==> flow/design.v <==
`timescale 1ns / 1ps
module awstm(
        pps,
        tevt,
        evt,
        rst_n,
        clk
    );
    input pps;
    input [31:0] tevt;
    output [31:0] evt;
    input rst_n;
    input clk;
    reg r_pps, r_awspps;
    reg [26:0] r_tcyc;       
    reg [26:0] r_td;         
    reg [30:0] r_awstm;      
    reg [30:0] r_tmev_next;  
    reg [31:0] r_set_tmev;  
    reg [10:0] r_tcor;       
    reg [10:0] r_tcor_max;   
    reg r_pps_lock;          
    wire evt_pps;            
    parameter [26:0] p_cyc_per_sec  = 27'd9_999;   
    parameter [26:0] p_pps_to       = 27'd14_999;  
    parameter [30:0] p_awstm_max    = 31'd99_999;   
    assign evt = r_set_tmev;
    assign evt_pps = pps & ~r_pps;
    wire [26:0] td_abs;
    wire [25:0] tmp1_td_abs;
    wire [25:0] tmp2_td_abs;
    wire [10:0] tmp_tcor_max;
    assign td_abs = (r_td[26] ? (~r_td + 17'd1): r_td);
    genvar i;
    assign tmp1_td_abs[25] = td_abs[25];  
    generate 
        for(i = 24; i >= 0; i=i-1) begin :g_tmp1_td_abs
            assign tmp1_td_abs[i] = td_abs[i+1] | td_abs[i];  
        end 
    endgenerate
    assign tmp2_td_abs[25] = tmp1_td_abs[25];
    generate
        for(i = 24; i >= 0; i=i-1) begin: g_tmp2_td_abs
            assign tmp2_td_abs[i] = tmp1_td_abs[i+1] ^ tmp1_td_abs[i];
        end
    endgenerate
    assign tmp_tcor_max[2:0] = 3'b000;
    generate 
        for(i = 0; i < 7; i=i+1) begin: g_tmp_tcor_max
            assign tmp_tcor_max[i+3] = tmp2_td_abs[25-i]; 
        end
    endgenerate
    assign tmp_tcor_max[10] = (tmp1_td_abs[20] & !tmp2_td_abs[20] ? 1'b0 : 1'b1); 
    always @(posedge clk or negedge rst_n) begin
        if(rst_n == 1'b0) begin
            r_pps <= 1'b0;
            r_awspps <= 1'b0;
            r_pps_lock <= 1'b0;
            r_tcyc <= 27'd0;
            r_td <= 27'd0;
            r_tcor <= 11'd0;
            r_tcor_max <= 11'd1024;
            r_awstm <= 31'd0;
            r_tmev_next <= 31'd0;
            r_set_tmev <= 32'd0;
        end else begin
            r_pps <= pps;
            r_tcyc <= r_tcyc + 1;
            r_tcor_max <= tmp_tcor_max;
            if(r_tcor >= r_tcor_max) begin
                r_tcor <= 10'd0;
            end else begin
                r_tcor <= r_tcor + 1;
            end
            if(r_tcyc == p_cyc_per_sec) begin
                r_awspps <= 1'b1;
            end else begin
                r_awspps <= 1'b0;
            end
            if(evt_pps) begin
                r_pps_lock <= 1'b1;
                r_tcyc <= 27'd0;
                r_td <= r_td + p_cyc_per_sec + ~r_tcyc + 27'd1;
            end else begin
                if(r_tcyc == p_pps_to) begin  
                    r_pps_lock <= 1'b0;
                    r_tcyc <= (p_pps_to - p_cyc_per_sec);     
                end                
            end
            if(r_awstm >= p_awstm_max) begin
                r_awstm <= 31'd0;
            end else begin
                if(r_tcor == r_tcor_max) begin
                    if(r_td[26]) begin  
                        r_awstm <= r_awstm;
                        r_td <= r_td + 27'd1;
                    end else begin  
                        r_awstm <= r_awstm + 31'd2;
                        r_td <= r_td - 27'd1;
                    end
                end else begin
                    r_awstm <= r_awstm + 31'd1;
                end
            end
            if(r_tmev_next == r_awstm || (r_tmev_next + 31'd1) == r_awstm) begin
                r_set_tmev <= {r_pps_lock, r_awstm};
                r_tmev_next <= r_tmev_next + tevt;
            end
            if(r_tmev_next > p_awstm_max) begin
                r_tmev_next <= r_tmev_next + ~p_awstm_max + 31'd1;
            end             
        end
    end
endmodule
==> flow/run.sh <==
#!/bin/bash
# the make line also repeats each setting of config.mk as NAME=value (left out here)
make -C /OpenROAD-flow-scripts/flow DESIGN_CONFIG=/design/flow/config.mk WORK_HOME=/design/flow/orfs CLKGATE_MAP_FILE= finish
==> flow/config.mk <==
export PLATFORM = sky130hd
export DESIGN_NAME = awstm
export DESIGN_NICKNAME = awstm
export VERILOG_FILES = /design/flow/design.v
export SDC_FILE = /design/flow/constraint.sdc
export NUM_CORES = 4
export LEC_CHECK = 0
export ABC_AREA = 0
export CAP_MARGIN = 20
export CELL_PAD_IN_SITES_GLOBAL_PLACEMENT = 0
export CORE_ASPECT_RATIO = 1.5
export CORE_MARGIN = 2
export CORE_UTILIZATION = 68
export CTS_CLUSTER_SIZE = 52
export GPL_TIMING_DRIVEN = 1
export MIN_ROUTING_LAYER = met1
export SETUP_SLACK_MARGIN = 0.08
export SLEW_MARGIN = 10
==> flow/constraint.sdc <==
create_clock -name core_clock -period 3.2 [get_ports {clk}]
set_input_delay 0.6400 -clock core_clock [delete_from_list [all_inputs] [get_ports {clk}]]
set_output_delay 0.6400 -clock core_clock [all_outputs]
set_load 0.01 [all_outputs]
==> run summary, run 1 <==
Implementation numbers.

- The run finished, with violations left.
- The reasons given for failing layout checks are setup timing.
- The setup check on the worst reg-to-reg path leaves a slack of -360 ps.
- Per the detail_route report, routed wire per instance is ~23 um.
- The worst hold-check path type is in2async.
- In this run the deepest clock path goes through 2 buffers.
- Per the post-place timing report, worst setup slack is -608 ps.
- Per the STA report, the cell with the highest stage delay on the worst path is nor4_1.
- The clock network fraction of design power reads 0.118.
- On the worst path, the slowest cell contributes a delay of around 670 ps.
- The element type at the critical path start reads a register.
- The final weighted congestion in routability-driven placement is approximately 0.95.
- The global-route usage over all layers reads 0.402.
- The number of pins exceeding their max-slew limit in the final report is 0.
- The leftover overflow at the end of global routing reads 0.
- Per the TritonCTS log, the buffer count is 17.
- The net load switching power reads a little over 0.008 W.
- The share of synthesized area in the top cell type comes to 0.306.
- The fraction of registers with async set or reset after synthesis is 1.00.
- The static power due to leakage reads between 7 and 8 nW.
- Dividing the synthesized area by the synthesized cell count gives about 8.6 um^2.
- The number of placed I/O pins reads around 67.
- After technology mapping, the gate count stands at around 1.6k.
- The end-of-flow timing check tallies setup violations at between 60 and 70.
- The required time of the critical path reads between 3000 and 4000 ps.
- The number of H-tree levels reads 4.
- Counting instances in the post-synthesis netlist gives the leading cell types as dfrtp_1 (168), nor2_1 (142), ha_1 (121).
- The synthesized-area fraction occupied by xor and xnor cells is 0.117.
- The number of DRC markers in iteration 0 is between 1.5k and 2k.
- The maximum clock skew at final layout reads 17.2 ps.
- The overall power consumption reads about 0.018 W.
- The worst hold slack reads 204 ps.
- Of the total synthesized cell area, the portion taken by AND-OR and OR-AND cells is 0.185.
- The dominant combinational cell family by area after synthesis is simple AND/OR/NAND/NOR gates.
- The final layout report lists a filler cell count of just under 1k.
- The power drawn by the combinational cells is between 0.01 and 0.015 W.
- The total cell area reported by yosys after synthesis is about 14,000 um^2.
- The core region is between 15,000 and 20,000 um^2.
- The most used flip-flop cell after synthesis is dfrtp_1.
- The source of the worst register-to-register timing path is r_tmev_next[14].
- The buffer type at the clock tree root reads clkbuf_16.
- The floorplan step records an initial core utilization of 0.694.
- The chip occupies about 21,000 um^2.
- The maximum clock frequency is 0.281 GHz.
- For the pin with the worst max-slew slack, the measured transition is about 840 ps.
- The share of total power consumed by net switching is 0.472.
- The sequential group share of total power is 0.177.
- The via count of the first global-routing pass is between 10k and 15k.
- The worst setup path endpoint reads r_set_tmev[6].
- The worst-case max-slew headroom was logged as 0.436.
- The family of cells with the greatest summed delay on the critical path is simple AND/OR/NAND/NOR gates.
- The number of diodes is 0.
- The post-synthesis mux area share reads 0.0343.
- The sequential cell area fraction in the yosys report reads 0.308.
- The pin count of the biggest net entering global routing is 74.
- The synthesis-to-finish area growth reads 28.5%.
- The final timing summary puts the cycle share of the worst path at 1.11.
- The via density per instance reads slightly below 7.
- The number of synthesized flops with an enable pin reads 0.
- Counting the warning lines in the Yosys log gives 1.
- The number of buffers and inverters on the critical path is 4.
- Across all layers, the routed design uses 14.4k vias.
- The count of input and output buffers reads 65.
- The number of antenna violations at the first check in global routing is 0.
- The cell with the most instances after synthesis is dfrtp_1.
- The final timing report derives a shortest allowable period of between 3000 and 4000 ps.
- The layout stage reports a final design area of around 18,000 um^2.
- The post-synthesis cell count from yosys reads 1,587.
- Setup repair after global routing could not meet its margin everywhere.
- The total detailed-routing wirelength reads a little under 50,000 um.
- Setup slack on the critical path of the routed design comes to -362 ps.
- The number of remaining DRC errors is 0.
- The depth of the worst register-to-register path is 11.
- The setup path with the least slack is of type reg2reg.
- Data arrives at the worst endpoint at roughly 3900 ps.
- In the CTS report, the clock slew at the register clock pins of the worst setup and hold paths is listed as ~70 ps.
- The power attributed to the clock group is 0.00208 W.
- The horizontal die dimension reported for this design is ~120 um.
- Looking at the group totals, the largest power group turns out to be combinational cells.
- The cell sequence reported for the critical path is buf_4 > xnor2_1 > nand4_1 > nor4_1 > nand3_1 > nor4_1 > a41oi_4 > buf_6 > buf_6 > clkbuf_16 > mux2_4.
- The count of final hold-check violations is 0.
- The synthesized-area fraction occupied by adder cells is 0.115.
- The max capacitance violation total reads 0.
- The fraction of power consumed by combinational cells reads 0.704.
- In the placement report, post-DP HPWL is listed as between 30,000 and 40,000 um.
- The area occupied by registers is around 4200 um^2.
- The number of routed nets with antenna violations reads 0.
- The distinct cell type count of the synthesized netlist reads 80.
- The footprint of the multi-input gates is between 9000 and 10,000 um^2.
- IR analysis of the VDD net gives a maximum drop of around 1.1 mV.
- The sequential-cell power consumption is 0.00311 W.
- The cell area power density is around 1000 nW/um^2.
- The aggregate negative setup slack is -17,220 ps.
- Of the total synthesized cell area, the portion taken by AND, OR, NAND and NOR gates is 0.193.
- The post-synthesis register bit count reads around 170.
- The count of warning messages emitted by the tools is 33.
- In this run the vertical extent of the chip is about 180 um.
- The origin of the worst setup path reads r_tmev_next[14].
- The clock latency at the later pin of the worst-skew pair reads 460 ps.
- For reference, the placement row count at floorplan is roughly 63.
- The placement-stage cell area is approximately 16,000 um^2.
- In the log, the iteration count for the first detailed-route pass is 6.
- The logic depth of the worst path, buffers included is 11.
- The total number of nets in the final design reads just under 2k.
- Along the worst path, the maximum fanout reaches 10.
- The wire length of the first global-routing pass reads between 60,000 and 70,000 um.
- The endpoint of the most critical register-to-register path is r_set_tmev[6].
- The synthesis report lists the most area-consuming cells as dfrtp_1 (31%), ha_1 (11%), xnor2_1 (6.6%), xor2_1 (5.2%), a21oi_1 (4.3%).
- The clock tree from TritonCTS reads done.
- The power report lists cell-internal power as around 0.0093 W.
- STA classifies the critical path endpoint as a register.
- The number of clock sinks is roughly 170.
- The mapped netlist covers about 14,000 um^2.
- The library cell with the largest summed area after synthesis reads dfrtp_1.
[through the flow]
step,instances,util
after floorplan,1600,-
after global placement,2035,0.807
after detailed placement,2035,0.807
after CTS,2071,0.847
after global routing,2102,0.892
final,2102,0.892
[layout make-up]
cell class	count	area share
clock buffers	20	0.0259
inverters	78	0.0168
well taps	260	0.0184
flip-flops and latches	169	0.240
multi-input cells	1281	0.551
clock inverters	12	0.00660
repair buffers	282	0.141
[what timing repair did]
action / in CTS / in global routing
gates cloned: 1 / 3
resized: 39 / 120
hold buffers: 0 / 0
buffers inserted: 3 / 31
pin swaps: 18 / 58
endpoints found under the setup margin: 72 / 75
[per-layer routing]
metal | global-route usage | wire length, um
met5 | 0 | 0
met4 | 0.288 | 4520
met3 | 0.0611 | 3530
met2 | 0.742 | 24200
met1 | 0.407 | 16100
==> run 2: changes to the inputs <==
Settings changed: ABC_AREA 0 to not set, CELL_PAD_IN_SITES_GLOBAL_PLACEMENT 0 to not set, CORE_ASPECT_RATIO 1.5 to not set, CORE_UTILIZATION 68 to 40, CTS_CLUSTER_SIZE 52 to not set, GPL_TIMING_DRIVEN 1 to not set, MIN_ROUTING_LAYER met1 to not set, PLACE_DENSITY set to 0.6, SETUP_SLACK_MARGIN 0.08 to not set, SLEW_MARGIN 10 to 20.
Clock period 3.2 ns to 4.05 ns, I/O delays scaled along.
==> run summary, run 2 <==
Implementation numbers.

- The number of DRC markers in iteration 0 reads 803 (-51%).
- The total setup violations reported at the end of the flow is 0 (-100%).
- The leftover overflow at the end of global routing reads 0 (unchanged).
- The number of buffers created by CTS is 17 (unchanged).
- The number of buffers and inverters on the critical path reads 1 (-3).
- The setup slack of the worst register-to-register path came to 310 ps (+670 ps).
- The number of pins exceeding their max-slew limit in the final report reads 0 (unchanged).
- The post-CTS clock slew at the launch and capture registers of the worst setup and hold paths is 70 ps (about the same).
- The synthesized-area fraction occupied by ao, oa, aoi and oai cells is 0.185 (unchanged).
- The count of input and output buffers was 65 (unchanged).
- The number of clock sinks is 169 (unchanged).
- The synthesized-area fraction occupied by adder cells reads 0.115 (unchanged).
- The filler cell count in the final layout came to 3,347 (+250%).
- The via count of the first global-routing pass is 11.4k (-19%).
- The synthesized-area fraction occupied by xor and xnor cells was 0.117 (unchanged).
- The logic depth of the worst path, buffers included reads 12 (+1).
- The number of remaining DRC errors is 0 (unchanged).
- The cell area power density was 720 nW/um^2 (-28%).
- The total number of nets in the final design was 1,804 (-9.3%).
- The power attributed to the clock group reads 0.00170 W (-18%).
- The area fraction in and, or, nand and nor cells came to 0.193 (unchanged).
- The clock network fraction of design power came to 0.152 (+0.034).
- The element type at the critical path start reads a register.
- The count of mapped cells out of synthesis is 1,587 (unchanged).
- The global-route usage over all layers came to 0.200 (-0.202).
- The distinct cell type count of the synthesized netlist reads 80 (unchanged).
- The wire length of the first global-routing pass came to 58,400 um (-13%).
- The sequential cell area fraction in the yosys report reads 0.308 (unchanged).
- Sorting the synthesis cell report by count puts at the top dfrtp_1.
- In this run the critical path is formed by ha_1 > nand4_1 > nor4_4 > nand2_1 > xor2_1 > o31a_1 > o31ai_1 > a41oi_4 > buf_4 > nor2_4 > nand3_1 > o21ai_1.
- The required time of the critical path was 4430 ps (+890 ps).
- The flow ran to the end and the layout has no timing, DRC or antenna violations.
- The row count was 67 (+6.3%).
- The relative max-transition margin reads 0.474 (+0.0383).
- The average routed wire per standard cell reads 16.4 um (-29%).
- The endpoint arrival time on the critical path is 4110 ps (+210 ps).
- The slew at the pin closest to its max-slew limit reads 789 ps (-49.7 ps).
- The share of total power consumed by net switching was 0.464 (-0.00789).
- The die extent in y is 189 um (+6.3%).
- The fraction of registers with async set or reset after synthesis is 1.00 (unchanged).
- The count of final hold-check violations is 0 (unchanged).
- The length of the first detailed-routing pass in iterations is 5 (-1).
- The area enclosed by the die boundary reads 35,800 um^2 (+68%).
- The origin of the worst setup path reads r_tmev_next[0].
- Ranked by instance count, the synthesized netlist is headed by dfrtp_1 (168), nor2_1 (142), ha_1 (121).
- The average size of a mapped cell reads 8.65 um^2 (unchanged).
- The post-synthesis register bit count is 169 (unchanged).
- The max capacitance violation total is 0 (unchanged).
- Looking at area per cell type in the netlist, the leader is dfrtp_1.
- The source of the worst register-to-register timing path reads r_tmev_next[0].
- The depth of the worst register-to-register path came to 12 (+1).
- The count of warning messages emitted by the tools is 28 (-15%).
- The total standard cell area after synthesis came to 13,700 um^2 (unchanged).
- The largest driver fanout on the critical path was 45 (+35).
- The number of synthesized flops with an enable pin is 0 (unchanged).
- The endpoint type of the worst setup path is a register.
- The clock period minus final worst setup slack came to 3740 ps (+176 ps).
- The pin count of the biggest net entering global routing reads 77 (+4.1%).
- The sequential-cell power consumption was 0.00268 W (-14%).
- The number of hold buffers added after CTS is 0 (unchanged).
- The area occupied by registers reads 4230 um^2 (-0.18%).
- The buffer type at the clock tree root is clkbuf_16.
- The final core utilization came to 0.461 (-0.431).
- The aggregate negative setup slack is 0 ps (+17,220 ps).
- The dominant combinational cell family by area after synthesis is simple AND/OR/NAND/NOR gates.
- The sequential group share of total power is 0.240 (+0.063).
- The net load switching power is 0.00519 W (-37%).
- The internal power of the cells reads 0.00599 W (-35%).
- The synthesis-to-finish area growth reads 13.1%.
- The total cell area reported by yosys after synthesis is 13,700 um^2 (unchanged).
- The post-synthesis cell count from yosys is 1,587 (unchanged).
- The maximum clock frequency reads 0.267 GHz (-4.7%).
- The post-CTS setup buffer count is 0 (-3).
- The number of H-tree levels is 4 (unchanged).
- The group drawing the most power is combinational cells.
- The worst stage delay on the critical path is 530 ps (-140 ps).
- The worst register-to-register path ends at r_tmev_next[28].
- The overall power consumption is 0.0112 W (-36%).
- The worst hold-check path type is in2async.
- The number of antenna violations at the first check in global routing was 0 (unchanged).
- The clock tree buffer depth is 2 (unchanged).
- The post-synthesis mux area share reads 0.0343 (unchanged).
- The footprint of the multi-input gates reads 8930 um^2 (-8.1%).
- The largest voltage drop on the vdd net reads 0.326 mV (-70%).
- The half-perimeter wire length of the detailed placement result is 26,400 um (-13%).
- Per the STA report, the cell with the highest stage delay on the worst path is nor4_4.
- The via density per instance is 5.49 (-20%).
- The clock latency at the later pin of the worst-skew pair is 450 ps (about the same).
- The number of placed I/O pins is 67 (unchanged).
- The floorplan die width is 189 um (+58%).
- The power drawn by the combinational cells is 0.00681 W (-45%).
- The fraction of power consumed by combinational cells was 0.609 (-0.095).
- The critical path class reads reg2reg.
- TritonCTS built the clock tree.
- Setup repair after global routing left no endpoint under its margin.
- The top cell type's share of synthesized area is 0.306 (unchanged).
- The number of routed nets with antenna violations is 0 (unchanged).
- The number of diodes came to 0 (unchanged).
- The final weighted congestion in routability-driven placement was 0.872 (-8.5%).
- The main area contributors are dfrtp_1 (31%), ha_1 (11%), xnor2_1 (6.6%), xor2_1 (5.2%), a21oi_1 (4.3%).
- For reference, the critical path is captured by r_tmev_next[28].
- The family of cells with the greatest summed delay on the critical path reads simple AND/OR/NAND/NOR gates.
- The total via count in the routed design came to 11.6k (-20%).
- The core utilization at floorplan was 0.407 (-0.286).
- The static power due to leakage reads 6.61 nW (-15%).
- The primary flip-flop cell chosen by synthesis mapping reads dfrtp_1.
- The total detailed-routing wirelength came to 34,600 um (-28%).
- The floorplan core area is 33,700 um^2 (+70%).
- The yosys warning tally reads 1 (unchanged).
- The maximum clock skew at final layout is 10.6 ps (-6.69 ps).
- The part of the cycle the worst path needs is 0.923 (-0.190).
==> run 2: timing repair <==
action,in CTS,in global routing
gates resized,0,1
endpoints found under the hold margin,0,0
setup endpoints to repair,0,10
==> run 2: metrics by stage <==
step | instance area [um^2] | cells | hold WS, ps | setup WS (ps)
after floorplan | 13800 | 1600 | 440 | 438
after global placement | 14900 | 2074 | 461 | -62.2
after detailed placement | 14900 | 2074 | 484 | -66.1
after CTS | 15500 | 2106 | 429 | 299
after global routing | 15500 | 2106 | 446 | 75.4
final | 15500 | 2106 | 397 | 312
==> run 2: cell type report <==
type / instances / share of cell area
clock buffers: 18 / 0.0283
clock inverters: 14 / 0.0102
inverters: 78 / 0.0189
multi-input cells: 1281 / 0.575
flip-flops and latches: 169 / 0.273
well taps: 448 / 0.0361
repair buffers: 98 / 0.0588
==> run 2: per-layer routing <==
layer	track usage	routed length [um]	share of wire	vias to the layer above
met5	0	0	0	-
met4	0.0483	474	0.014	0
met3	0.0285	1370	0.039	36
met2	0.326	15900	0.46	215
met1	0.279	16900	0.49	5461
li1	-	-	-	5849
==> run 3: changes to the inputs <==
Settings changed: ABC_AREA set to 1, CORE_ASPECT_RATIO set to 1.06, CTS_CLUSTER_DIAMETER set to 399, CTS_CLUSTER_SIZE set to 19, PLACE_DENSITY 0.6 to not set, TNS_END_PERCENT set to 20.
Clock period 4.05 ns to 6.0 ns, I/O delays scaled along.
==> run summary, run 3 <==
Implementation numbers.

- The placement-stage cell area is 16,500 um^2 (+11%).
- The row count is 74 (+10%).
- The number of buffers created by CTS reads 17 (unchanged).
- The required time of the critical path came to 6380 ps (+1950 ps).
- The clock network fraction of design power reads 0.190 (+0.038).
- The post-synthesis mux area share is 0 (-0.0343).
- The maximum clock frequency reads 0.244 GHz.
- The pin count of the biggest net entering global routing is 102 (+32%).
- STA lists the startpoint of the worst hold path as r_tcyc[0].
- The number of DRC markers in iteration 0 reads 887 (+10%).
- The net load switching power is 0.00302 W (-42%).
- The internal power of the cells reads 0.00327 W (-45%).
- Along the worst hold path, the cell count comes to 1.
- The via density per instance is 5.20 (-5.3%).
- The count of mapped cells out of synthesis is 2,376 (+50%).
- The number of synthesized flops with an enable pin reads 0 (unchanged).
- The via count of the first global-routing pass is 14.8k (+30%).
- The depth of the worst register-to-register path came to 9 (-3).
- The leftover overflow at the end of global routing is 0 (unchanged).
- Looking at the hold checks, the worst path lands on r_tcyc[0].
- The number of routed nets with antenna violations was 0 (unchanged).
- The dominant combinational cell family by area after synthesis is simple AND/OR/NAND/NOR gates.
- Setup repair after global routing left no endpoint under its margin.
- TritonCTS built the clock tree.
- The synthesized-area fraction occupied by ao, oa, aoi and oai cells reads 0.130 (-0.0552).
- The static power due to leakage came to 8.56 nW (+29%).
- The number of buffers and inverters on the critical path is 4 (+3).
- The total via count in the routed design reads 15.2k (+32%).
- The top cell type's share of synthesized area reads 0.272 (-0.0340).
- The synthesized-area fraction occupied by xor and xnor cells came to 0.0579 (-0.0596).
- The sequential cell area fraction in the yosys report reads 0.274 (-0.0342).
- The number of diodes is 0 (unchanged).
- Of all power groups, the one with the highest power is combinational cells.
- The floorplan die width reads 195 um (+3.0%).
- The number of antenna violations at the first check in global routing reads 0 (unchanged).
- The number of hold buffers added after CTS is 0 (unchanged).
- The part of the cycle the worst path needs was 0.683 (-0.240).
- The total number of nets in the final design is 2,578 (+43%).
- The worst stage delay on the critical path reads 580 ps (+50 ps).
- The slowest library cell on the worst path is o21ai_0.
- The count of final hold-check violations is 0 (unchanged).
- The clock period minus final worst setup slack is roughly 4000 ps.
- The synthesis report lists the most area-consuming cells as dfrtp_1 (27%), nand2_1 (16%), ha_1 (9.8%), inv_1 (7.5%), nor2_1 (6.4%).
- The count of instances resized after the clock tree is built was 0 (unchanged).
- STA reports the tightest min-delay check as being of type reg2reg.
- The synthesized-area fraction occupied by adder cells reads 0.102 (-0.0127).
- The worst setup path endpoint is r_tmev_next[30].
- In this run the critical path is formed by clkdlybuf4s50_1 > ha_1 > inv_1 > fa_1 > inv_1 > nand2_1 > o21ai_0 > a21boi_0 > o21ai_0 > nand4_1 > nand3_1 > nand2_1 > o21ai_0 > nand2_1 > inv_1.
- The number of H-tree levels is 4 (unchanged).
- The yosys warning tally is 1 (unchanged).
- The sequential group share of total power reads 0.241 (about the same).
- The number of pins exceeding their max-slew limit in the final report is 0 (unchanged).
- The largest voltage drop on the vdd net is 0.363 mV (+11%).
- The core utilization at floorplan was 0.403 (-0.00449).
- The source of the worst register-to-register timing path reads r_tmev_next[25].
- The logic depth of the worst path, buffers included came to 15 (+3).
- The final non-filler cell area is 17,200 um^2 (+11%).
- The post-synthesis cell count from yosys is 2,376 (+50%).
- The post-synthesis register bit count reads 169 (unchanged).
- The fraction of power consumed by combinational cells was 0.570 (-0.039).
- The flow ran to the end and the layout has no timing, DRC or antenna violations.
- The endpoint arrival time on the critical path reads 4480 ps (+370 ps).
- The power attributed to the clock group is 0.00119 W (-30%).
- The clock tree buffer depth is 2 (unchanged).
- The final weighted congestion in routability-driven placement reads 0.899 (+3.1%).
- The floorplan core area is 38,300 um^2 (+14%).
- The synthesis-to-finish area growth is 11.2%.
- The library cell with the largest summed area after synthesis reads dfrtp_1.
- The setup slack of the worst register-to-register path reads 2400 ps (+2090 ps).
- The final core utilization is 0.448 (-0.0130).
- The share of total power consumed by net switching is 0.480 (+0.0160).
- The total standard cell area after synthesis is 15,400 um^2 (+12%).
- The filler cell count in the final layout is 4,067 (+22%).
- Tracing the worst setup path back leads to its startpoint at tevt[0].
- The post-CTS clock slew at the launch and capture registers of the worst setup and hold paths reads 70 ps (about the same).
- The power drawn by the combinational cells reads 0.00358 W (-47%).
- The global-route usage over all layers was 0.232 (+0.0328).
- The average routed wire per standard cell is 15.7 um (-4.3%).
- The primary flip-flop cell chosen by synthesis mapping is dfrtp_1.
- The critical path class is in2reg.
- The worst setup path is launched from a primary input.
- The slew at the pin closest to its max-slew limit reads 1050 ps (+256 ps).
- The number of clock sinks is 169 (unchanged).
- The sequential-cell power consumption is 0.00151 W (-44%).
- The max capacitance violation total is 0 (unchanged).
- The total cell area reported by yosys after synthesis is 15,400 um^2 (+12%).
- The wire length of the first global-routing pass came to 74,400 um (+27%).
- The maximum clock skew at final layout is 14.3 ps (+3.74 ps).
- The count of input and output buffers reads 65 (unchanged).
- The aggregate negative setup slack is 0 ps (unchanged).
- The endpoint of the most critical register-to-register path is r_set_tmev[0].
- The half-perimeter wire length of the detailed placement result is 36,600 um (+39%).
- The fraction of registers with async set or reset after synthesis reads 1.00 (unchanged).
- The relative max-transition margin is 0.302 (-0.172).
- The endpoint type of the worst setup path reads a register.
- The die extent in y is 206 um (+9.0%).
- The root buffer cell chosen for the clock tree is clkbuf_16.
- The area enclosed by the die boundary is 40,200 um^2 (+12%).
- The total detailed-routing wirelength came to 46,000 um (+33%).
- The cell area power density reads 366 nW/um^2 (-49%).
- The cell with the most instances after synthesis reads nand2_1.
- The count of warning messages emitted by the tools is 30 (+7.1%).
- The total setup violations reported at the end of the flow reads 0 (unchanged).
- The area fraction in and, or, nand and nor cells reads 0.341 (+0.147).
- The post-CTS setup buffer count came to 0 (unchanged).
- The number of placed I/O pins is 67 (unchanged).
- On the critical path the largest part of the delay comes from AND-OR/OR-AND gates.
- The distinct cell type count of the synthesized netlist came to 45 (-44%).
- The clock latency at the later pin of the worst-skew pair is 450 ps (about the same).
- The number of remaining DRC errors came to 0 (unchanged).
- Yosys reports that the most numerous cell types are nand2_1 (639), inv_1 (309), nor2_1 (264).
- The length of the first detailed-routing pass in iterations is 5 (unchanged).
- The average size of a mapped cell came to 6.50 um^2 (-25%).
- The largest driver fanout on the critical path is 4 (-91%).
==> run 3: final cells by class <==
cell class                 instances  area (um^2)  share of cell area
clock buffer                      18          439              0.0256
clock inverter                    14          183              0.0106
inverter                         314         1180              0.0687
multi-input combinational       1846         9790               0.571
sequential                       169         4230               0.247
tap                              494          618              0.0360
timing repair buffer              71          717              0.0418
==> run 3: metrics by stage <==
stage / hold WS, ps / worst slack, ps / instances / power [W]
floorplan: 442 / 2740 / 2389 / 0.00416
global placement: 476 / 1520 / 2893 / 0.00507
detailed placement: 480 / 1470 / 2893 / 0.00510
CTS: 491 / 1960 / 2925 / 0.00633
global route: 527 / 1670 / 2926 / 0.00689
finish: 487 / 1900 / 2926 / 0.00628
==> run 3: routing by layer <==
| metal | track usage | part of all wire | up-vias |
|---|---|---|---|
| li1 | - | - | 7847 |
| met1 | 0.258 | 0.41 | 6987 |
| met2 | 0.451 | 0.53 | 287 |
| met3 | 0.0258 | 0.029 | 85 |
| met4 | 0.0960 | 0.035 | 0 |
| met5 | 0 | 0 | - |
==> run 4: changes to the inputs <==
Settings changed: CORE_ASPECT_RATIO 1.06 to not set, CORE_UTILIZATION 40 to 68, CTS_CLUSTER_DIAMETER 399 to not set, CTS_CLUSTER_SIZE 19 to not set, PLACE_DENSITY set to 0.6, TNS_END_PERCENT 20 to not set.
Clock period 6.0 ns to 4.94 ns, I/O delays scaled along.
==> run summary, run 4 <==
Implementation numbers.

- The length of the first detailed-routing pass in iterations reads 5 (unchanged).
- The power attributed to the clock group was 0.00139 W (+20%).
- The synthesized-area fraction occupied by xor and xnor cells is 0.0579 (unchanged).
- The worst hold-check path type is reg2reg.
- The clock tree from TritonCTS is done.
- The fraction of power consumed by combinational cells is 0.577 (+0.007).
- The aggregate negative setup slack reads 0 ps (unchanged).
- The count of warning messages emitted by the tools reads 32 (+6.7%).
- The fraction of registers with async set or reset after synthesis is 1.00 (unchanged).
- For this run the top cell type by instance count after synthesis was nand2_1.
- The relative max-transition margin reads 0.355 (+0.0526).
- The cell family contributing the most delay on the critical path is AND-OR/OR-AND gates.
- The source of the worst register-to-register timing path is r_tmev_next[0].
- The logic depth of the worst path, buffers included is 15 (unchanged).
- The static power due to leakage reads 8.56 nW (about the same).
- Looking at the critical path, the single cell with the biggest stage delay is o21ai_0.
- The worst setup path endpoint reads r_tmev_next[30].
- Per STA, the worst path is made up of clkdlybuf4s50_1 > ha_1 > inv_1 > fa_1 > inv_1 > nand2_1 > o21ai_0 > a21boi_0 > o21ai_0 > nand4_1 > nand3_1 > nand2_1 > o21ai_0 > nand2_1 > inv_1.
- The core utilization at floorplan reads 0.688 (+0.285).
- STA lists the startpoint of the worst hold path as r_tcyc[0].
- The worst stage delay on the critical path was 540 ps (-40 ps).
- CTS placed an instance of clkbuf_16 at the clock tree root.
- The number of hold buffers added after CTS is 0 (unchanged).
- The synthesis-to-finish area growth is 9.45%.
- The total cell area reported by yosys after synthesis is 15,400 um^2 (unchanged).
- Setup repair after global routing left no endpoint under its margin.
- The number of buffers and inverters on the critical path reads 4 (unchanged).
- The net load switching power is 0.00370 W (+23%).
- The worst hold slack is 492 ps (+5.29 ps).
- The max capacitance violation total is 0 (unchanged).
- The count of mapped cells out of synthesis is 2,376 (unchanged).
- The flow ran to the end and the layout has no timing, DRC or antenna violations.
- The yosys warning tally reads 1 (unchanged).
- The required time of the critical path reads 5330 ps (-1050 ps).
- The total standard cell area after synthesis is 15,400 um^2 (unchanged).
- The maximum clock frequency reads between 0.2 and 0.3 GHz.
- The main area contributors are dfrtp_1 (27%), nand2_1 (16%), ha_1 (9.8%), inv_1 (7.5%), nor2_1 (6.4%).
- The sequential cell area fraction in the yosys report came to 0.274 (unchanged).
- The global-route track usage on met3 reads 0.0420 (+0.0162).
- The post-synthesis cell count from yosys came to 2,376 (unchanged).
- The synthesized-area fraction occupied by adder cells is 0.102 (unchanged).
- The number of instances on the worst hold path is 1 (unchanged).
- The final weighted congestion in routability-driven placement reads 0.993 (+10%).
- The hold path endpoint is r_tcyc[0].
- The number of H-tree levels reads 4 (unchanged).
- The largest voltage drop on the vdd net is 0.466 mV (+28%).
- The pin count of the biggest net entering global routing is 103 (+0.98%).
- The area fraction in and, or, nand and nor cells is 0.341 (unchanged).
- The number of synthesized flops with an enable pin reads 0 (unchanged).
- The cell area power density is 449 nW/um^2 (+23%).
- The die extent in y is 155 um (-25%).
- The global-route usage over all layers is 0.375 (+0.143).
- The clock network fraction of design power reads 0.183 (-0.007).
- The number of pins exceeding their max-slew limit in the final report reads 0 (unchanged).
- The global routing usage on met1 is 0.437 (+0.179).
- The sequential group share of total power is 0.240 (about the same).
- The setup slack of the worst register-to-register path is 1450 ps (-950 ps).
- Per the timing report, the most critical flop-to-flop path finishes at r_set_tmev[0].
- The number of diodes is 0 (unchanged).
- The average size of a mapped cell is 6.50 um^2 (unchanged).
- The depth of the worst register-to-register path was 15 (+6).
- The clock tree buffer depth is 2 (unchanged).
- The power drawn by the combinational cells came to 0.00437 W (+22%).
- The via density per instance is 5.91 (+14%).
- The sequential-cell power consumption was 0.00182 W (+21%).
- The half-perimeter wire length of the detailed placement result is 34,000 um (-7.2%).
- The total setup violations reported at the end of the flow came to 0 (unchanged).
- The endpoint type of the worst setup path reads a register.
- The floorplan die width was 155 um (-21%).
- The row count was 55 (-26%).
- The number of clock sinks reads 169 (unchanged).
- The total via count in the routed design reads 16.1k (+5.7%).
- The endpoint arrival time on the critical path was 4070 ps (-410 ps).
- The maximum clock skew at final layout is 14.7 ps (+0.366 ps).
- In the synthesized netlist, the cells that appear most often are nand2_1 (639), inv_1 (309), nor2_1 (264).
- The part of the cycle the worst path needs was 0.745 (+0.0623).
- The final core utilization is 0.753 (+0.306).
- The area enclosed by the die boundary is 23,900 um^2 (-40%).
- The via count of the first global-routing pass is 15.4k (+4.4%).
- The clock period minus final worst setup slack reads approximately 3700 ps.
- The share of total power consumed by net switching reads 0.488 (+0.00810).
- The clock latency at the later pin of the worst-skew pair is 450 ps (about the same).
- The distinct cell type count of the synthesized netlist is 45 (unchanged).
- The number of antenna violations at the first check in global routing is 0 (unchanged).
- The leftover overflow at the end of global routing is 0 (unchanged).
- The post-synthesis register bit count is 169 (unchanged).
- The count of instances resized after the clock tree is built is 0 (unchanged).
- The met2 global-route usage was 0.666 (+0.216).
- The post-synthesis mux area share reads 0 (unchanged).
- The highest-utilization routing layer at the global route stage is met2.
- The number of remaining DRC errors is 0 (unchanged).
- The largest driver fanout on the critical path is 4 (unchanged).
- The top cell type's share of synthesized area is 0.272 (unchanged).
- Of all cell types, the one taking the most synthesized area is dfrtp_1.
- The number of DRC markers in iteration 0 came to 1,283 (+45%).
- In this run the worst setup path begins at tevt[0].
- The total detailed-routing wirelength is 43,900 um (-4.5%).
- The number of buffers created by CTS is 17 (unchanged).
- The largest part of the power goes to combinational cells.
- The internal power of the cells reads 0.00388 W (+19%).
- Looking at the cell usage after synthesis, the top flip-flop cell is dfrtp_1.
- The slew at the pin closest to its max-slew limit came to 967 ps (-78.8 ps).
- The total number of nets in the final design is 2,581 (+0.12%).
- The count of input and output buffers came to 65 (unchanged).
- The number of routed nets with antenna violations reads 0 (unchanged).
- The wire length of the first global-routing pass reads 72,300 um (-2.8%).
- The element type at the critical path start reads a primary input.
- The critical path class is in2reg.
- The post-CTS setup buffer count came to 0 (unchanged).
- The floorplan core area is 22,400 um^2 (-41%).
- The number of placed I/O pins is 67 (unchanged).
- By area, the combinational part of the netlist is dominated by simple AND/OR/NAND/NOR gates.
- The synthesized-area fraction occupied by ao, oa, aoi and oai cells is 0.130 (unchanged).
- The average routed wire per standard cell reads 16.2 um (+2.7%).
- The post-CTS clock slew at the launch and capture registers of the worst setup and hold paths is 80 ps (about the same).
- The count of final hold-check violations is 0 (unchanged).
-- run 4: stage by stage --
step | worst slack [ps] | total power (W) | area, um^2 | cells
2_1_floorplan | 1890 | 0.00505 | 15500 | 2389
3_3_place_gp | 873 | 0.00597 | 16300 | 2688
3_5_place_dp | 808 | 0.00609 | 16300 | 2688
4_1_cts | 1270 | 0.00752 | 16900 | 2720
5_1_grt | 1040 | 0.00826 | 16900 | 2720
6_report | 1260 | 0.00758 | 16900 | 2720
-- run 4: layer usage --
layer  vias up  wire length (um)
met5         -                 0
met4         0              2740
met3       187              2180
met2       655             21900
met1      7370             17100
li1       7859                 -
-- run 4: final cells by class --
class / count / area (um^2)
clock buffers: 17 / 425
inverters: 314 / 1180
clock inverters: 15 / 183
multi-input cells: 1846 / 9790
well taps: 285 / 357
fillers: 1832 / 5540
repair buffers: 74 / 732
flip-flops and latches: 169 / 4230
==> run 5: changes to the inputs <==
Settings changed: CELL_PAD_IN_SITES_GLOBAL_PLACEMENT set to 0, CORE_ASPECT_RATIO set to 1.5, CORE_UTILIZATION 68 to 71, CTS_CLUSTER_DIAMETER set to 356, CTS_CLUSTER_SIZE set to 14, GPL_TIMING_DRIVEN set to 1, HOLD_SLACK_MARGIN set to 0.29, MIN_ROUTING_LAYER set to met1, PLACE_DENSITY 0.6 to not set, PLACE_DENSITY_LB_ADDON set to 0.06, SETUP_SLACK_MARGIN set to 0.08, SLEW_MARGIN 20 to 10.
Clock period 4.94 ns to 0.814 ns, I/O delays scaled along.
==> run summary, run 5 <==
From the run reports.

- The die extent in y is 185 um (+19%).
- The synthesis run shows the most used standard cells to be nand2_1 (639), inv_1 (309), nor2_1 (264).
- Sorting the synthesized cells by area gives the leading types as dfrtp_1 (27%), nand2_1 (16%), ha_1 (9.8%), inv_1 (7.5%), nor2_1 (6.4%).
- The total cell area reported by yosys after synthesis reads 15,400 um^2 (unchanged).
- The synthesized-area fraction occupied by adder cells reads 0.102 (unchanged).
- The distinct cell type count of the synthesized netlist reads 45 (unchanged).
- The yosys warning tally reads 1 (unchanged).
- The count of input and output buffers came to 65 (unchanged).
- The core utilization at floorplan is 0.716 (+0.0281).
- The area fraction in and, or, nand and nor cells was 0.341 (unchanged).
- The post-synthesis mux area share is 0 (unchanged).
- The post-synthesis cell count from yosys reads 2,376 (unchanged).
- The row count is 66 (+20%).
- The total standard cell area after synthesis is 15,400 um^2 (unchanged).
- The fraction of registers with async set or reset after synthesis came to 1.00 (unchanged).
- The count of mapped cells out of synthesis reads 2,376 (unchanged).
- The area enclosed by the die boundary is 23,000 um^2 (-4.0%).
- The flow did not finish.
- The library cell with the largest summed area after synthesis is dfrtp_1.
- The number of placed I/O pins is 67 (unchanged).
- The dominant combinational cell family by area after synthesis reads simple AND/OR/NAND/NOR gates.
- The floorplan core area is 21,600 um^2 (-3.9%).
- The synthesized-area fraction occupied by xor and xnor cells reads 0.0579 (unchanged).
- The final weighted congestion in routability-driven placement is 1.04 (+4.7%).
- The floorplan die width is 124 um (-20%).
- The primary flip-flop cell chosen by synthesis mapping reads dfrtp_1.
- The post-synthesis register bit count reads 169 (unchanged).
- The number of synthesized flops with an enable pin is 0 (unchanged).
- The top cell type's share of synthesized area came to 0.272 (unchanged).
- The first error in the log reads "[ERROR DPL-0038] Utilization greater than 100%, impossible to legalize".
- The average size of a mapped cell was 6.50 um^2 (unchanged).
- The synthesized-area fraction occupied by ao, oa, aoi and oai cells came to 0.130 (unchanged).
- The sequential cell area fraction in the yosys report is 0.274 (unchanged).
- The cell with the most instances after synthesis reads nand2_1.
- The flow stopped in detailed placement.
run 5: through the flow:
step           cells  setup WS [ps]  hold WS [ps]  total power (W)  setup TNS (ps)
2_1_floorplan   2389          -1620          -133           0.0317         -174940
3_3_place_gp    3281          -1700          50.0           0.0471         -213080
==> run 6: changes to the inputs <==
Settings changed: ABC_AREA 1 to not set, CELL_PAD_IN_SITES_DETAIL_PLACEMENT set to 2, CELL_PAD_IN_SITES_GLOBAL_PLACEMENT 0 to not set, CORE_ASPECT_RATIO 1.5 to 0.61, CORE_UTILIZATION 71 to 24, CTS_CLUSTER_DIAMETER 356 to 157, CTS_CLUSTER_SIZE 14 to not set, HOLD_SLACK_MARGIN 0.29 to not set, MIN_ROUTING_LAYER met1 to not set, PLACE_DENSITY_LB_ADDON 0.06 to not set, SETUP_SLACK_MARGIN 0.08 to -0.07, SLEW_MARGIN 10 to 20.
Clock period 0.814 ns to 2.7 ns, I/O delays scaled along.
==> run summary, run 6 <==
Implementation numbers.

- The flow ran to the end, but the layout failed its checks.
- The violated checks flagged are setup timing.
- The count of warning messages emitted by the tools reads 32.
- The slew at the pin closest to its max-slew limit is about 770 ps.
- The largest driver fanout on the critical path reads 12.
- The sequential group share of total power is 0.129.
- Note that the worst hold path type here is in2async.
- The number of DRC markers in iteration 0 reads 2,058.
- The power drawn by the combinational cells is ~0.024 W.
- STA puts the critical path data required time at 3060 ps.
- The area fraction in and, or, nand and nor cells reads 0.193 (-0.147).
- The met1 wire length reads 38,300 um.
- Summed over all routing layers, the global router reports a total usage of 0.295.
- The highest supply drop recorded on VDD is 0.539 mV.
- The cell repeated most along the worst path reads a2111oi_2.
- The endpoint of the most critical register-to-register path reads r_td[21].
- Counting instances in the post-synthesis netlist gives the leading cell types as dfrtp_1 (168), nor2_1 (142), ha_1 (121).
- The yosys warning tally was 1 (unchanged).
- The floorplan die width is 310 um (+150%).
- The area enclosed by the die boundary is 59,200 um^2 (+160%).
- The synthesized-area fraction occupied by xor and xnor cells is 0.117 (+0.0596).
- The length of the first detailed-routing pass in iterations is 7.
- The highest clock rate this design can be run at is roughly 0.27 GHz.
- The total cell area reported by yosys after synthesis is 13,700 um^2 (-11%).
- The cell area power density is about 1400 nW/um^2.
- The total via count in the routed design is 17.5k.
- The via density per instance reads between 6 and 7.
- Setup repair after global routing could not meet its margin everywhere.
- Switching power as a fraction of the total was reported as 0.527.
- Sorting the synthesized cells by area gives the leading types as dfrtp_1 (31%), ha_1 (11%), xnor2_1 (6.6%), xor2_1 (5.2%), a21oi_1 (4.3%).
- The clock tree buffer depth reads 2.
- The maximum clock skew at final layout is 32.1 ps.
- STA classifies the critical path startpoint as a register.
- The part of the cycle the worst path needs reads 1.37.
- The post-synthesis cell count from yosys reads 1,587 (-33%).
- The count of input and output buffers reads 65 (unchanged).
- The switching component of the power was reported as 0.0159 W.
- In this run, CTS created clock tree buffers numbering 17.
- The internal power of the cells is 0.0143 W.
- The total number of nets in the final design is 2,230.
- The clock latency at the later pin of the worst-skew pair is 520 ps.
- The synthesized-area fraction occupied by ao, oa, aoi and oai cells reads 0.185 (+0.0552).
- The number of placed I/O pins came to 67 (unchanged).
- The share of total power dissipated in the clock network is 0.093.
- The average routed wire per standard cell reads ~36 um.
- The logic depth of the worst path, buffers included reads 14.
- The top cell type's share of synthesized area is 0.306 (+0.0340).
- The launch point of the critical path was reported as r_td[26].
- The endpoint type of the worst setup path reads a register.
- Entering global routing, the biggest net connects approximately 67 pins.
- The placement-stage worst setup slack is -1160 ps.
- The most used flip-flop cell after synthesis is dfrtp_1.
- The synthesis-to-finish area growth is 58.0%.
- On the critical path the largest part of the delay comes from AND-OR/OR-AND gates.
- In this run, power in flip-flops and latches comes to a little under 0.004 W.
- STA lists the startpoint of the worst register-to-register path as r_td[26].
- The via count of the first global-routing pass is ~19k.
- The total detailed-routing wirelength is slightly above 100,000 um.
- The library cell with the largest summed area after synthesis reads dfrtp_1.
- The relative max-transition margin is 0.485.
- The worst setup path endpoint reads r_td[21].
- Note, the detailed placer reported a final HPWL of between 50,000 and 60,000 um.
- The static power due to leakage reads a little over 9 nW.
- The die extent in y is 191 um (+3.3%).
- The fraction of power consumed by combinational cells is 0.778.
- The post-CTS clock slew at the launch and capture registers of the worst setup and hold paths is roughly 100 ps.
- The timing report gives the biggest stage delay along the critical path as 430 ps.
- The cell with the most instances after synthesis reads dfrtp_1.
- The buffer type at the clock tree root is clkbuf_16.
- The final weighted congestion in routability-driven placement is 0.900 (-13%).
- The power attributed to the clock group is 0.00281 W.
- TritonCTS built the clock tree.
- The number of remaining DRC errors reads 0.
- The synthesized-area fraction occupied by adder cells is 0.115 (+0.0127).
- The critical path class is reg2reg.
- The length of routed met2 wiring reads about 46,000 um.
- The floorplan core area is 56,500 um^2 (+160%).
- In this run the number of H-tree levels came out at 4.
- The layout has slightly above 6k filler cells.
- The clock period minus final worst setup slack reads approximately 3700 ps.
- The minimum setup slack in the final design is -991 ps.
- The overall power consumption reads ~0.030 W.
- The slowest library cell on the worst path reads dfrtp_1.
- The row count came to 68 (+3.0%).
- The count of mapped cells out of synthesis was 1,587 (-33%).
- The number of routed nets with antenna violations reads 0.
- The first global-routing pass estimated about 130,000 um of wire.
- The count of final hold-check violations reads 0.
- The endpoint arrival time on the critical path reads between 4000 and 5000 ps.
- The post-synthesis register bit count is 169 (unchanged).
- The post-synthesis mux area share was 0.0343 (+0.0343).
- The fraction of registers with async set or reset after synthesis is 1.00 (unchanged).
- Summed over all nets, wire length on met3 after detailed routing comes to 10,300 um.
- The worst register-to-register path depth is 14.
- The total standard cell area after synthesis reads 13,700 um^2 (-11%).
- The leftover overflow at the end of global routing reads 0.
- In the final report, the number of pins over their slew limit comes to 0.
- For reference, the critical path cell chain is clkinvlp_4 > buf_12 > ha_4 > a21o_1 > a21oi_2 > o21a_2 > buf_6 > o311a_4 > o211ai_1 > nor2b_4 > a2111oi_2 > a41o_1 > a2111oi_2 > a21oi_1.
- The setup slack of the worst register-to-register path reads -990 ps.
- The number of antenna violations at the first check in global routing is 11.
- The group drawing the most power is combinational cells.
- TritonCTS reports the number of clock sinks as between 150 and 200.
- The sequential cell area fraction in the yosys report reads 0.308 (+0.0342).
- Endpoints with negative setup slack in the final report add up to around 130.
- Signal routing reaches up to met5.
- The average size of a mapped cell reads 8.65 um^2 (+33%).
- The number of synthesized flops with an enable pin is 0 (unchanged).
- In the synthesized netlist, the dominant kind of combinational cell is simple AND/OR/NAND/NOR gates.
- The max capacitance violation total is 0.
- The number of buffers and inverters on the critical path reads 3.
- The distinct cell type count of the synthesized netlist was 80 (+78%).
- The core utilization at floorplan is 0.243 (-0.473).
run 6: per-layer routing:
layer  GRT usage  vias up
met2       0.485     1351
met1       0.342     8896
met4       0.184       16
met5           0        -
li1            -     6654
met3      0.0761      623
run 6: final cells by class:
| type | instances | area, um^2 | area share |
|---|---|---|---|
| clock buffers | 19 | 453 | 0.0209 |
| multi-input cells | 1281 | 11100 | 0.511 |
| inverters | 78 | 302 | 0.0139 |
| clock inverters | 13 | 133 | 0.00612 |
| repair buffers | 524 | 4490 | 0.207 |
| flip-flops and latches | 169 | 4250 | 0.196 |
| well taps | 770 | 963 | 0.0444 |
| diodes | 3 | 7.51 | 0.000346 |
run 6: what timing repair did:
action                     4_1_cts  5_1_grt
gates resized                  241      226
pin swaps                      118      126
setup endpoints to repair       96      115
buffers inserted                59       55
hold buffers                     0        0
gates cloned                     0        4
run 6: per-stage QoR:
step                hold WS, ps  cells  TNS, ps  utilization  cell area, um^2
floorplan                   244   1600    -5500            -            14000
global placement            458   2719   -31750        0.318            18000
detailed placement          490   2719   -56500        0.318            18000
CTS                        92.2   2804   -27440        0.358            20200
global route                129   2855   -66690        0.384            21700
finish                      102   2857   -61710        0.384            21700
==> run 7: changes to the inputs <==
Settings changed: CELL_PAD_IN_SITES_DETAIL_PLACEMENT 2 to not set, CORE_ASPECT_RATIO 0.61 to not set, CORE_UTILIZATION 24 to 70, CTS_CLUSTER_DIAMETER 157 to not set, GPL_TIMING_DRIVEN 1 to not set, HOLD_SLACK_MARGIN set to -0.1, SETUP_SLACK_MARGIN -0.07 to not set.
Clock period 2.7 ns to 3.36 ns, I/O delays scaled along.
==> run summary, run 7 <==
Implementation numbers.

- The post-synthesis cell count from yosys is 1,587 (unchanged).
- The clock network fraction of design power reads 0.140 (+0.047).
- The origin of the worst setup path is r_td[26].
- The floorplan core area is 19,300 um^2 (-66%).
- The fraction of registers with async set or reset after synthesis reads 1.00 (unchanged).
- The clock latency at the later pin of the worst-skew pair came to 450 ps (-70 ps).
- The clock period minus final worst setup slack is 3220 ps (-470 ps).
- The worst setup path is of the reg2reg kind.
- The post-CTS clock slew at the launch and capture registers of the worst setup and hold paths was 80 ps (-20 ps).
- The sequential cell area fraction in the yosys report is 0.308 (unchanged).
- The pin count of the biggest net entering global routing came to 63 (-6.0%).
- The worst hold-check path type is in2async.
- The clock tree from TritonCTS is done.
- The row count reads 51 (-25%).
- The synthesis report lists the most area-consuming cells as dfrtp_1 (31%), ha_1 (11%), xnor2_1 (6.6%), xor2_1 (5.2%), a21oi_1 (4.3%).
- The sequential group share of total power is 0.209 (+0.080).
- The total setup violations reported at the end of the flow is 0 (-100%).
- The yosys warning tally reads 1 (unchanged).
- The total number of nets in the final design is 1,883 (-16%).
- The floorplan die width is 144 um (-54%).
- The power attributed to the clock group is 0.00204 W (-27%).
- The area fraction in and, or, nand and nor cells reads 0.193 (unchanged).
- The cell sitting at the root of the clock tree is a clkbuf_16.
- The leftover overflow at the end of global routing was 0 (unchanged).
- The part of the cycle the worst path needs is 0.959 (-0.408).
- The number of routed nets with antenna violations is 0 (unchanged).
- The synthesis-to-finish area growth is 16.8%.
- The synthesized-area fraction occupied by adder cells is 0.115 (unchanged).
- The number of hold buffers added after CTS is 0 (unchanged).
- The share of total power consumed by net switching is 0.469 (-0.0586).
- The slowest stage of the critical path is the dfrtp_2 cell.
- The number of buffers and inverters on the critical path was 2 (-1).
- The wire length of the first global-routing pass is 58,700 um (-54%).
- The average size of a mapped cell is 8.65 um^2 (unchanged).
- The group drawing the most power reads combinational cells.
- The worst hold slack was 145 ps (+43.1 ps).
- The source of the worst register-to-register timing path reads r_td[26].
- The element type at the critical path start is a register.
- The average routed wire per standard cell reads 18.3 um (-49%).
- The distinct cell type count of the synthesized netlist is 80 (unchanged).
- The maximum clock frequency was 0.310 GHz (+15%).
- The number of pins exceeding their max-slew limit in the final report is 0 (unchanged).
- The logic depth of the worst path, buffers included reads 12 (-2).
- The required time of the critical path reads 3680 ps (+620 ps).
- The number of synthesized flops with an enable pin is 0 (unchanged).
- The synthesized-area fraction occupied by ao, oa, aoi and oai cells is 0.185 (unchanged).
- The total cell area reported by yosys after synthesis was 13,700 um^2 (unchanged).
- The largest voltage drop on the vdd net is 0.788 mV (+46%).
- The family of cells with the greatest summed delay on the critical path is AND-OR/OR-AND gates.
- The global-route usage over all layers is 0.356 (+0.0618).
- The via density per instance reads 6.29 (+2.5%).
- The overall power consumption was 0.0146 W (-52%).
- The post-synthesis mux area share is 0.0343 (unchanged).
- The count of warning messages emitted by the tools is 30 (-6.3%).
- After synthesis, the most frequently instantiated cells are dfrtp_1 (168), nor2_1 (142), ha_1 (121).
- The total standard cell area after synthesis is 13,700 um^2 (unchanged).
- The setup slack of the worst register-to-register path reads 140 ps (+1130 ps).
- The non-filler instance count after layout is 2,002 (-30%).
- The number of DRC markers in iteration 0 came to 929 (-55%).
- The total detailed-routing wirelength came to 36,600 um (-65%).
- The sequential-cell power consumption is 0.00305 W (-22%).
- The flow ran to the end and the layout has no timing, DRC or antenna violations.
- The endpoint arrival time on the critical path reads 3540 ps (-510 ps).
- The die extent in y is 144 um (-25%).
- The synthesized-area fraction occupied by xor and xnor cells reads 0.117 (unchanged).
- The top cell type's share of synthesized area came to 0.306 (unchanged).
- The power drawn by the combinational cells is 0.00947 W (-60%).
- The cell sequence reported for the critical path is clkinvlp_4 > buf_4 > ha_1 > a2111oi_2 > o21a_1 > o311ai_1 > a211oi_2 > o21ai_1 > a21o_1 > a2111oi_1 > a41o_1 > a221oi_1.
- The max capacitance violation total reads 0 (unchanged).
- The dominant combinational cell family by area after synthesis reads simple AND/OR/NAND/NOR gates.
- The relative max-transition margin is 0.516 (+0.0316).
- The count of mapped cells out of synthesis is 1,587 (unchanged).
- The net load switching power reads 0.00682 W (-57%).
- The via count of the first global-routing pass is 12.1k (-35%).
- The aggregate negative setup slack reads 0 ps (+61,710 ps).
- Yosys instantiated no cell more often than dfrtp_1.
- The number of antenna violations at the first check in global routing is 0 (-11).
- The worst stage delay on the critical path is 420 ps (about the same).
- The number of H-tree levels reads 4 (unchanged).
- The number of buffers created by CTS is 17 (unchanged).
- The slew at the pin closest to its max-slew limit came to 724 ps (-49.2 ps).
- The final non-filler cell area is 16,000 um^2 (-26%).
- The area enclosed by the die boundary reads 20,700 um^2 (-65%).
- The final weighted congestion in routability-driven placement came to 0.963 (+7.1%).
- The depth of the worst register-to-register path reads 12 (-2).
- The internal power of the cells was 0.00774 W (-46%).
- The largest driver fanout on the critical path came to 5 (-7).
- The number of clock sinks reads 169 (unchanged).
- The endpoint type of the worst setup path is a register.
- The half-perimeter wire length of the detailed placement result reads 27,000 um (-49%).
- The placement-stage cell area reads 15,200 um^2 (-15%).
- The core utilization at floorplan reads 0.710 (+0.467).
- The post-placement cell count reads 1,957 (-28%).
- The number of diodes was 0 (-3).
- The cell area power density is 908 nW/um^2 (-35%).
- The maximum clock skew at final layout reads 19.4 ps (-12.7 ps).
- The length of the first detailed-routing pass in iterations is 7 (unchanged).
- The number of remaining DRC errors reads 0 (unchanged).
- The count of final hold-check violations is 0 (unchanged).
- The number of placed I/O pins reads 67 (unchanged).
- For the worst reg-to-reg path, the endpoint reported by OpenROAD is r_td[25].
- The primary flip-flop cell chosen by synthesis mapping reads dfrtp_1.
- The synthesized design spends more area on one cell type than any other, namely dfrtp_1.
- The most critical setup path has its endpoint at r_td[25].
- The static power due to leakage reads 7.03 nW (-24%).
- The post-synthesis register bit count is 169 (unchanged).
- The fraction of power consumed by combinational cells came to 0.650 (-0.128).
- The count of input and output buffers is 65 (unchanged).
- The clock tree buffer depth came to 2 (unchanged).
- The total via count in the routed design came to 12.6k (-28%).
run 7: layout make-up:
cell class | instances | area, um^2
multi-input cells | 1281 | 9020
clock inverters | 15 | 189
repair buffers | 176 | 1520
flip-flops and latches | 169 | 4230
inverters | 78 | 297
repair inverters | 1 | 7.51
fillers | 1243 | 3300
well taps | 265 | 332
clock buffers | 17 | 425
run 7: repair_timing:
action	4_1_cts	5_1_grt
buffers inserted	1	11
endpoints found under the setup margin	6	67
resized	3	20
gates cloned	0	1
pin swaps	1	14
run 7: per-stage QoR:
step,util,worst slack (ps)
floorplan,-,0.554
global placement,0.788,-369
detailed placement,0.788,-403
CTS,0.820,25.8
global route,0.829,-6.46
finish,0.829,139
run 7: metal layers:
| metal | up-vias | global-route usage | wire [um] |
|---|---|---|---|
| li1 | 5998 | - | - |
| met1 | 5997 | 0.435 | 14900 |
| met2 | 473 | 0.620 | 18300 |
| met3 | 133 | 0.0533 | 1710 |
| met4 | 0 | 0.170 | 1670 |
| met5 | - | 0 | 0 |
==> run 8: changes to the inputs <==
Settings changed: ABC_AREA set to 1, CELL_PAD_IN_SITES_GLOBAL_PLACEMENT set to 0, CORE_ASPECT_RATIO set to 1.5, CORE_UTILIZATION 70 to 45, CTS_CLUSTER_DIAMETER set to 356, CTS_CLUSTER_SIZE set to 52, GPL_TIMING_DRIVEN set to 1, HOLD_SLACK_MARGIN -0.1 to 0.29, MIN_ROUTING_LAYER set to met1, PLACE_DENSITY_LB_ADDON set to 0.06, SETUP_SLACK_MARGIN set to 0.08, SLEW_MARGIN 20 to 10.
Clock period 3.36 ns to 1.02 ns, I/O delays scaled along.
==> run summary, run 8 <==
Implementation numbers.

- The flow ran to the end, but the layout failed its checks.
- The run did not pass the layout checks because of setup timing.
- The origin of the worst setup path is r_td[26].
- The cell with the most instances after synthesis reads nand2_1.
- The maximum clock skew at final layout reads 12.5 ps (-6.91 ps).
- The commonest cells after synthesis are nand2_1 (639), inv_1 (309), nor2_1 (264).
- The length of the first detailed-routing pass in iterations reads 5 (-2).
- The number of clock sinks came to 169 (unchanged).
- The worst setup path is launched from a register.
- The average routed wire per standard cell is 18.4 um (+0.96%).
- The number of hold buffers added after CTS was 2 (+2).
- The net load switching power reads 0.0270 W (+300%).
- The post-synthesis register bit count reads 169 (unchanged).
- The global-route usage over all layers is 0.353 (-0.00381).
- The number of H-tree levels was 4 (unchanged).
- The area enclosed by the die boundary reads 35,800 um^2 (+73%).
- For reference, the critical path cell chain is clkinvlp_4 > buf_12 > buf_12 > ha_4 > nand2_4 > nor3_4 > nor2_4 > o21bai_4 > nand2_2 > nand2_4 > nand2_1 > nand2_2 > a21oi_1 > o21ai_1 > nand2_1.
- The power attributed to the clock group is 0.00637 W (+210%).
- The number of placed I/O pins is 67 (unchanged).
- The count of mapped cells out of synthesis is 2,376 (+50%).
- The endpoint of the most critical register-to-register path is r_td[23].
- OpenSTA lists the critical path endpoint as r_td[23].
- The clock network fraction of design power reads 0.107 (-0.033).
- The length of routed met2 wiring is 36,000 um (+97%).
- The power drawn by the combinational cells reads 0.0445 W (+370%).
- The via count of the first global-routing pass is 20.0k (+66%).
- The worst stage delay on the critical path is 390 ps (-30 ps).
- The pin count of the biggest net entering global routing is 51 (-19%).
- The fraction of power consumed by combinational cells came to 0.750 (+0.100).
- The area fraction in and, or, nand and nor cells reads 0.341 (+0.147).
- The maximum clock frequency was 0.404 GHz (+30%).
- The row count reads 83 (+63%).
- The leftover overflow at the end of global routing reads 0 (unchanged).
- The critical path class reads reg2reg.
- The number of diodes is 0 (unchanged).
- The non-filler instance count after layout reads 3,627 (+81%).
- The final weighted congestion in routability-driven placement is 0.978 (+1.5%).
- The clock tree buffer depth reads 2 (unchanged).
- The primary flip-flop cell chosen by synthesis mapping reads dfrtp_1.
- The worst hold-check path type is in2async.
- The minimum setup slack in the final design came to -1450 ps (-1590 ps).
- For this design, the slowest cell found on the critical path is dfrtp_1.
- The total setup violations reported at the end of the flow is 186 (+186).
- The via density per instance was 5.38 (-14%).
- The part of the cycle the worst path needs is 2.42 (+1.47).
- The source of the worst register-to-register timing path is r_td[26].
- The filler cell count in the final layout is 2,520 (+100%).
- The synthesized-area fraction occupied by adder cells is 0.102 (-0.0127).
- The cell area power density was 2280 nW/um^2 (+150%).
- The synthesized-area fraction occupied by ao, oa, aoi and oai cells reads 0.130 (-0.0552).
- Of the combinational cells, the family taking the most area is simple AND/OR/NAND/NOR gates.
- The placement-stage worst setup slack is -1620 ps (-1220 ps).
- The number of buffers and inverters on the critical path was 3 (+1).
- The average size of a mapped cell reads 6.50 um^2 (-25%).
- The sequential group share of total power reads 0.142 (-0.067).
- The total via count in the routed design is 19.5k (+55%).
- The internal power of the cells reads 0.0324 W (+320%).
- The depth of the worst register-to-register path is 15 (+3).
- The floorplan die width is 155 um (+7.8%).
- The largest driver fanout on the critical path reads 12 (+7).
- The floorplan core area reads 34,100 um^2 (+76%).
- The final non-filler cell area is 26,000 um^2 (+62%).
- The synthesized-area fraction occupied by xor and xnor cells came to 0.0579 (-0.0596).
- The fraction of registers with async set or reset after synthesis reads 1.00 (unchanged).
- The total cell area reported by yosys after synthesis is 15,400 um^2 (+12%).
- The met1 wire length reads 21,600 um (+45%).
- In the post-synthesis netlist, the biggest area contributors are dfrtp_1 (27%), nand2_1 (16%), ha_1 (9.8%), inv_1 (7.5%), nor2_1 (6.4%).
- The post-placement cell count is 3,492 (+78%).
- The total number of nets in the final design came to 3,349 (+78%).
- The placement-stage cell area is 22,200 um^2 (+46%).
- The half-perimeter wire length of the detailed placement result is 49,100 um (+82%).
run 8: stage by stage:
stage | total power [W] | util | TNS [ps]
final | 0.0594 | 0.763 | -191130
after global routing | 0.0632 | 0.763 | -209340
after CTS | 0.0526 | 0.718 | -194340
after detailed placement | 0.0406 | 0.653 | -196190
after global placement | 0.0401 | 0.653 | -191820
after floorplan | 0.0253 | - | -143280
run 8: area by class of cell:
type                    instances  area [um^2]  share of cell area
clock inverters                11         98.8             0.00380
well taps                     425          532              0.0205
multi-input cells            1846        12500               0.482
flip-flops and latches        169         4260               0.164
repair inverters                2         17.5            0.000674
clock buffers                  20          447              0.0172
inverters                     314         1220              0.0471
repair buffers                840         6890               0.265
run 8: what timing repair did:
action / in CTS / in global routing
resized: 338 / 374
cloned: 2 / 5
setup buffers: 47 / 57
endpoints found under the setup margin: 186 / 186
endpoints found under the hold margin: 170 / 13
pin swaps: 104 / 111
run 8: layer usage:
layer	vias up	global-route usage
met5	-	0
met4	0	0.284
met3	361	0.0400
met2	640	0.699
met1	9137	0.312
li1	9390	-
Power figures rest on the tool's default switching activity, not on a simulated workload.
